Design cpu, start of the top module:
module cpu(clk,reset,s,load,in,out,N,V,Z,w);
  input clk, reset, s, load;
  input [15:0] in;
  output [15:0] out;
  output N, V, Z, w;
  wire [15:0] instruction_out;
  wire loada,loadb,loads,loadc,write,asel,bsel;
  wire [2:0] status;
  wire [1:0] op, ALUop, shift, vsel;
  wire [2:0] opcode, readnum, writenum, nsel;  
  wire [15:0] sximm5, sximm8; 
  wire [15:0] mdata = 16'b0;
  wire [7:0] PC = 8'b0;
  vDFFE #(16) instruct_reg(clk, load , in, instruction_out);  
  instruct_decoder decoder(   .instruction_out(instruction_out),
			        .nsel(nsel),
				.opcode(opcode),
				.op(op),
				.ALUop(ALUop),
				.sximm5(sximm5),
				.sximm8(sximm8),
				.shift(shift),
				.readnum(readnum),
				.writenum(writenum)
  );
  FSM state_machine(    .clk(clk),
			.reset(reset),
			.s(s),
			.w(w),
			.opcode(opcode),
			.op(op),
			.nsel(nsel),
			.loada(loada),
			.loadb(loadb),
			.loadc(loadc),
			.loads(loads),
			.vsel(vsel),
			.write(write),
			.asel(asel),
			.bsel(bsel)
  );
  datapath DP(          .clk(clk),
			.readnum(readnum),
			.writenum(writenum),
			.write(write),
			.vsel(vsel),
  ...
Size: about 880 cells after synthesis, about 210 flip-flops, ~0.010 mm^2 of cells after synthesis.
Settings: LEC_CHECK=0, CAP_MARGIN=20, CORE_MARGIN=2, CORE_UTILIZATION=56, CTS_CLUSTER_DIAMETER=249, MIN_ROUTING_LAYER=met2, SLEW_MARGIN=20, TNS_END_PERCENT=70; clock period 7.0 ns.
run.sh (not shown) runs the stock make flow with config.mk's settings and CLKGATE_MAP_FILE=.
The starting point finished clean.
Rerun with:
ABC_AREA = 0   (was unset)
CORE_UTILIZATION = 70   (was 56)
CTS_CLUSTER_DIAMETER = unset   (was 249)
CTS_CLUSTER_SIZE = 31   (was unset)
MIN_ROUTING_LAYER = unset   (was met2)
PLACE_DENSITY = 0.37   (was unset)
SETUP_SLACK_MARGIN = -0.3   (was unset)
TNS_END_PERCENT = unset   (was 70)
clock period = 3.69 ns   (was 7.0 ns; I/O delays follow)
Result: This time the run completed, yet does not pass: setup timing; power climbs by well over a third; combinational power climbs to 2.7 times its value; synthesized area does not change; core utilization climbs by 24 points; final cell count climbs by a few percent; via count drops by roughly a tenth; global-route usage drops by 1.9 points; clock-buffer cell count does not change; worst setup slack gets worse by 2.4 ns; first-iteration DRC count drops by well over a third; wire length climbs by about a fifth.
Rerun with:
ABC_AREA = unset   (was 0)
CORE_UTILIZATION = 68   (was 70)
CTS_CLUSTER_SIZE = unset   (was 31)
PLACE_DENSITY = unset   (was 0.37)
SETUP_SLACK_MARGIN = unset   (was -0.3)
clock period = 3.04 ns   (was 3.69 ns; I/O delays follow)
The changed run stopped in global routing on DPL-0038.
Synthesized area does not change.
Die area came out higher by 2.9%.
Synthesized cell count is unchanged.
Rerun with:
ABC_AREA = 1   (was unset)
CORE_UTILIZATION = 70   (was 68)
CTS_CLUSTER_SIZE = 31   (was unset)
SETUP_SLACK_MARGIN = -0.3   (was unset)
clock period = 3.01 ns   (was 3.04 ns; I/O delays follow)
After rerunning: This time the run completed and failed the layout checks on setup timing. Die area decreases by 2.1%. Area after synthesis increases by 0.68%. Synthesized cell count increases by 12%.
Rerun with:
ABC_AREA = unset   (was 1)
CORE_UTILIZATION = 40   (was 70)
CTS_CLUSTER_DIAMETER = 249   (was unset)
CTS_CLUSTER_SIZE = unset   (was 31)
MIN_ROUTING_LAYER = met2   (was unset)
SETUP_SLACK_MARGIN = unset   (was -0.3)
clock period = 7.0 ns   (was 3.01 ns; I/O delays follow)
Outcome: With this change the flow completed with no timing, DRC or antenna violations. Total power fell by about 60%. Non-clock buffer count fell by 139. Utilization fell by 45 points. Final cell count fell by about 9%. Routed wire length fell by 19%. Setup slack is better by 2.7 ns. Clock skew rose by 0.0058 ns. Sequential power fell by about 60%.

Setup of build 86:
cpu again, from the RTL that the note above started with.
clock: 3.04 ns
lec_check: 0
abc_area: 1
cap_margin: 35
core_margin: 2
core_utilization: 68
cts_cluster_size: 10
place_density: 0.37
slew_margin: 20
tns_end_percent: 5
Build 86 did not finish: a tool error stopped it during global routing (5_1_grt).
diff inputs: build 86 => build 75
- TNS_END_PERCENT removed (was 5)
- PLACE_DENSITY removed (was 0.37)
- CTS_CLUSTER_SIZE changed from 10 to 31
- CAP_MARGIN changed from 35 to 20
- the clock period (ns, I/O delays scaled along) changed from 3.04 to 3.69
--- outcome ---
Build 75 vs build 86 — global placement routability congestion dropped about 2%. Relative to build 86, the worst setup slack after placement of build 75 is higher by 0.59 ns. Against build 86, build 75 comes in 680 um lower on half-perimeter wire length after placement. On post-CTS setup-driven buffer insertion count: between build 86 and build 75, it ends up higher for build 75. Reported for build 86 and build 75, area after synthesis turned out identical to the last digit. Among build 86 and build 75, the run that stopped before the end is build 86, and it is the only one. global routing (5_1_grt): build 86 exited with error.
Edits applied to the flow inputs when going from build 75 to build 51:
- ABC_AREA now 0, was 1
- SETUP_SLACK_MARGIN now 0.79, previously not set
- CORE_UTILIZATION now 70, was 68
- PLACE_DENSITY_LB_ADDON now 0.0, previously not set
- the clock period (ns, I/O delays scaled along) now 3.01, was 3.69
Findings:
- Build 51: it failed with a tool error in clock tree synthesis (4_1_cts), so there are no final results.
- Area fraction in xor and xnor cells up 0.87 points in build 51 wrt build 75
- Number of placed instances, taps included went down by a few percent going from build 75 to build 51.
- Last weighted congestion value of the routability-driven placer for build 51 is lower than for build 75.
- The cell count in the Yosys report reported for build 51 is smaller than that of build 75 by about 11%.
- Build 51 ended with less synthesized cell count than build 75.
- Taking build 75 as the reference, in build 51 area share of and/or/nand/nor cells after synthesis went down 5.2 points; area of the mapped netlist saw a decrease; area reported by Yosys stat now sits lower.
- Comparing build 51 against build 75, there is no change at all in boundary pin count.
- In build 51 relative to build 75, horizontal die dimension had gone down slightly.
Here is what was changed in the inputs of build 3 compared with build 51.
- swapping 0 for 1 in ABC_AREA
- swapping 70 for 68 in CORE_UTILIZATION
- clearing SETUP_SLACK_MARGIN, which used to be 0.79
- putting TNS_END_PERCENT at 5 where nothing was set
- clearing PLACE_DENSITY_LB_ADDON, which used to be 0.0
- clearing CTS_CLUSTER_SIZE, which used to be 31
- swapping 3.01 for 3.04 in the clock period (ns, I/O delays scaled along)
### Flow results
Layout checks on build 3: not met. Flow itself completed; violations: setup timing. Delta (build 3 minus build 51): total die size increased about 3.5%, width of the die increased 1.7%, share of synthesized area spent on multiplexers shrank by 1.4 points.
## Diff of input files: build 17 against build 3
- ABC_AREA: 1 -> unset
- TNS_END_PERCENT: 5 -> unset
- CORE_UTILIZATION: 68 -> 51
- the clock period (ns, I/O delays scaled along): 3.04 -> 5.41
### Flow results
Build 17 did not stop at any stage, and its layout met the timing, design-rule and antenna checks.
Summary: with build 3 as the reference, placed wire-length estimate after detailed placement in build 17 moved down by a little under 10%.
Per the comparison of build 17 with build 3, total power draw went down by about 40%, weighted congestion at the end of routability-driven global placement now sits lower, maximum frequency lost 63 MHz.
Looking at critical-path maximum fanout, build 17 sits 12 higher than build 3 does.
Build 17: first-pass GRT wire length is 11% lower than what build 3 reported.
When build 17 is set beside build 3, its first-pass detailed-route iteration total turns out to be 1 smaller.
Compared to build 3, build 17 was floorplanned on a bigger die.
Against build 3, amount of wire on met2 after detailed routing in build 17 fell by more than 10%.
Build 17: part of the total power dissipated in combinational logic is 4.0 points lower than what build 3 reported.

run 1:
cpu again, from the RTL that the note above started with.
## cpu
module cpu(clk,reset,s,load,in,out,N,V,Z,w);
  input clk, reset, s, load;
  input [15:0] in;
  output [15:0] out;
  output N, V, Z, w;
  wire [15:0] instruction_out;
  wire loada,loadb,loads,loadc,write,asel,bsel;
  wire [2:0] status;
  wire [1:0] op, ALUop, shift, vsel;
  wire [2:0] opcode, readnum, writenum, nsel;  
  wire [15:0] sximm5, sximm8; 
  wire [15:0] mdata = 16'b0;
  wire [7:0] PC = 8'b0;
  vDFFE #(16) instruct_reg(clk, load , in, instruction_out);  
  instruct_decoder decoder(   .instruction_out(instruction_out),
			        .nsel(nsel),
				.opcode(opcode),
				.op(op),
				.ALUop(ALUop),
				.sximm5(sximm5),
				.sximm8(sximm8),
				.shift(shift),
				.readnum(readnum),
				.writenum(writenum)
  );
  FSM state_machine(    .clk(clk),
			.reset(reset),
			.s(s),
			.w(w),
			.opcode(opcode),
			.op(op),
			.nsel(nsel),
			.loada(loada),
			.loadb(loadb),
			.loadc(loadc),
			.loads(loads),
			.vsel(vsel),
			.write(write),
			.asel(asel),
			.bsel(bsel)
  );
  datapath DP(          .clk(clk),
			.readnum(readnum),
			.writenum(writenum),
			.write(write),
			.vsel(vsel),
			.loada(loada),
			.loadb(loadb),
			.loadc(loadc),
			.loads(loads),
			.shift(shift),
			.ALUop(ALUop),
			.asel(asel),
			.bsel(bsel),
			.mdata(mdata),
			.status(status),
			.C(out),
			.sximm8(sximm8),
			.sximm5(sximm5),
			.PC(PC)
  );	
  assign N = status[0];
  assign V = status[1]; 
  assign Z = status[2];  
endmodule
Settings: LEC_CHECK=0, ABC_AREA=0, CAP_MARGIN=20, CELL_PAD_IN_SITES_DETAIL_PLACEMENT=0, CORE_ASPECT_RATIO=0.85, CORE_MARGIN=8, CORE_UTILIZATION=64, CTS_CLUSTER_DIAMETER=363, HOLD_SLACK_MARGIN=0.21, MIN_ROUTING_LAYER=met2, PLACE_DENSITY_LB_ADDON=0.29, SETUP_SLACK_MARGIN=-0.02, SLEW_MARGIN=20; clock period 4.27 ns.
Complete run, failing final checks: run 1, reason negative setup slack.
Input changes introduced in run 2 (baseline for comparison: run 1):
- a deleted CORE_ASPECT_RATIO that had been 0.85
- a deleted PLACE_DENSITY_LB_ADDON that had been 0.29
- a deleted SETUP_SLACK_MARGIN that had been -0.02
- a deleted HOLD_SLACK_MARGIN that had been 0.21
- a deleted CELL_PAD_IN_SITES_DETAIL_PLACEMENT that had been 0
- a change of CORE_MARGIN from 8 to 2
- a deleted MIN_ROUTING_LAYER that had been met2
- a change of CORE_UTILIZATION from 64 to 40
- a deleted CTS_CLUSTER_DIAMETER that had been 363
- a deleted ABC_AREA that had been 0
- a change of the clock period (ns, I/O delays scaled along) from 4.27 to 5.41
==> results <==
Run 2 was carried through to the last stage, and its layout satisfied the timing, design-rule and antenna checks. Summary of run 2 over run 1: total length of routed met2 wires went down about 14%; summed area of non-filler cells in the final layout dropped 690 µm²; maximum vdd drop -0.18 mV. Relative to run 1, post-layout net count decreased by 86 in run 2. Looking at total power, run 2 sits 20% lower than run 1 does. Die size (lower): run 1.
Edits applied to the flow inputs when going from run 2 to run 3:
- HOLD_SLACK_MARGIN: unset -> 0.25
- MAX_ROUTING_LAYER: unset -> met4
- GPL_ROUTABILITY_DRIVEN: unset -> 0
- CELL_PAD_IN_SITES_DETAIL_PLACEMENT: unset -> 1
- the clock period (ns, I/O delays scaled along): 5.41 -> 3.32
Compared with run 2, maximum operating frequency in run 3 increased by more than 10%.
Sort run 2 and run 3 by portion of the layout cell area used by clock cells desc -> top: run 2
Run 3 finished all stages; layout check result: FAIL, due to negative setup slack.
In run 3, the total power draw came out about 90% above the value in run 2.
Detailed route, run 3 vs run 2: via total higher for run 3
On run 3: final non-filler cell total is 151 higher than what run 2 gave.

cpu again, from the RTL that the note above started with.
Settings: LEC_CHECK=0, ABC_AREA=0, CAP_MARGIN=30, CELL_PAD_IN_SITES_DETAIL_PLACEMENT=0, CELL_PAD_IN_SITES_GLOBAL_PLACEMENT=3, CORE_ASPECT_RATIO=0.85, CORE_MARGIN=8, CORE_UTILIZATION=64, CTS_CLUSTER_DIAMETER=363, CTS_CLUSTER_SIZE=100, GPL_TIMING_DRIVEN=0, MIN_ROUTING_LAYER=met1, PLACE_DENSITY_LB_ADDON=0.29, SLEW_MARGIN=20; clock period 9.7 ns.
The baseline aborted during global placement without I/O (3_1_place_gp_skip_io) (FLW-0024).
Rerun with:
- CELL_PAD_IN_SITES_GLOBAL_PLACEMENT: 3 -> 0
- CORE_UTILIZATION: 64 -> 46
- CTS_CLUSTER_SIZE: 100 -> 26
- HOLD_SLACK_MARGIN: unset -> 0.13
- MIN_ROUTING_LAYER: met1 -> met2
- SETUP_SLACK_MARGIN: unset -> 2.74
=>
- The changed run finished clean
- die size goes up by a quarter to a third
- synthesized area stays the same
- synthesized cell count stays the same
Rerun with:
- ABC_AREA: 0 -> unset
- CAP_MARGIN: 30 -> 20
- CELL_PAD_IN_SITES_DETAIL_PLACEMENT: 0 -> unset
- CELL_PAD_IN_SITES_GLOBAL_PLACEMENT: 0 -> unset
- CORE_ASPECT_RATIO: 0.85 -> unset
- CORE_MARGIN: 8 -> 2
- CORE_UTILIZATION: 46 -> 66
- CTS_CLUSTER_DIAMETER: 363 -> unset
- CTS_CLUSTER_SIZE: 26 -> unset
- GPL_TIMING_DRIVEN: 0 -> unset
- HOLD_SLACK_MARGIN: 0.13 -> unset
- MIN_ROUTING_LAYER: met2 -> unset
- PLACE_DENSITY_LB_ADDON: 0.29 -> unset
- SETUP_SLACK_MARGIN: 2.74 -> unset
- clock period: 9.7 -> 4.2 ns (I/O delays scaled with it)
Outcome: The changed run finished with negative setup slack left. Power is higher to 2.8 times its value. Synthesized area stays the same. Register-to-register slack gets worse by 4500 ps. Setup slack gets worse by 4500 ps. Routed wire length fell by a few percent. Cell count decreases slightly.
Rerun with:
- ABC_AREA: unset -> 1
- CORE_UTILIZATION: 66 -> 70
- CTS_CLUSTER_SIZE: unset -> 30
- HOLD_SLACK_MARGIN: unset -> 0.3
- clock period: 4.2 -> 3.24 ns (I/O delays scaled with it)
The changed run produced a layout that fails on negative setup slack. Synthesized area goes up slightly. Global-route usage goes up by 3.8 points. Via count goes up by a little under a tenth.
Rerun with:
- CTS_CLUSTER_DIAMETER: unset -> 346
- SETUP_SLACK_MARGIN: unset -> -0.32
The new run completed, yet does not pass: negative setup slack.
Wire length goes down by 8.6%.
Maximum frequency goes down by 2.3%.
Power goes down by 17%.
Via count goes down by 3.4%.
Sequential power stays flat.
Setup slack is worse by 90 ps.

cpu again, from the RTL that the note above started with.
Settings: LEC_CHECK=0, ABC_AREA=1, CAP_MARGIN=20, CELL_PAD_IN_SITES_DETAIL_PLACEMENT=0, CORE_MARGIN=2, CORE_UTILIZATION=72, CTS_CLUSTER_DIAMETER=334, CTS_CLUSTER_SIZE=14, HOLD_SLACK_MARGIN=0.3, MIN_ROUTING_LAYER=met1, PLACE_DENSITY_LB_ADDON=0.04, SETUP_SLACK_MARGIN=-0.02, SLEW_MARGIN=20; clock period 3.78 ns.
The baseline produced a layout that fails on negative setup slack.
Next try:
==> flow/config.mk (replaced) <==
export PLATFORM = sky130hd
export DESIGN_NAME = cpu
export DESIGN_NICKNAME = cpu
export VERILOG_FILES = /design/flow/design.v
export SDC_FILE = /design/flow/constraint.sdc
export NUM_CORES = 4
export LEC_CHECK = 0
export CAP_MARGIN = 20
export CORE_MARGIN = 2
export CORE_UTILIZATION = 40
export SLEW_MARGIN = 20
==> flow/constraint.sdc (replaced) <==
create_clock -name core_clock -period 3.83 [get_ports {clk}]
set_input_delay 0.7660 -clock core_clock [delete_from_list [all_inputs] [get_ports {clk}]]
set_output_delay 0.7660 -clock core_clock [all_outputs]
set_load 0.01 [all_outputs]
After rerunning: The changed run completed, yet does not pass: negative setup slack. Clock skew shrinks by 0.0070 ns. Clock power grows by 17%. Final cell count grows by 5.8%. Register-to-register slack is better by 0.17 ns. Sequential power is about the same. Wire length shrinks by 21%. Hold slack is worse by 0.047 ns.
Next try:
--- a/flow/config.mk
+++ b/flow/config.mk
@@ -7,5 +7,8 @@
 export LEC_CHECK = 0
+export ABC_AREA = 1
 export CAP_MARGIN = 20
 export CORE_MARGIN = 2
-export CORE_UTILIZATION = 40
+export CORE_UTILIZATION = 70
+export CTS_CLUSTER_SIZE = 32
+export HOLD_SLACK_MARGIN = 0.29
 export SLEW_MARGIN = 20
==> flow/constraint.sdc (replaced) <==
create_clock -name core_clock -period 3.8 [get_ports {clk}]
set_input_delay 0.7600 -clock core_clock [delete_from_list [all_inputs] [get_ports {clk}]]
set_output_delay 0.7600 -clock core_clock [all_outputs]
set_load 0.01 [all_outputs]
The new run completed, yet does not pass: negative setup slack.
Total power came out lower by a few percent.
Global-route usage goes up by 14 points.
Maximum frequency climbs by roughly a tenth.
Area after synthesis goes up slightly.
Combinational power came out lower by about a fifth.
Routed wire length rises by a few percent.
Sequential cell count stays the same.
Cell area goes down by a few percent.
Sequential power stays flat.
Utilization rises by 34 points.
Power and IR drop assume default switching activity.
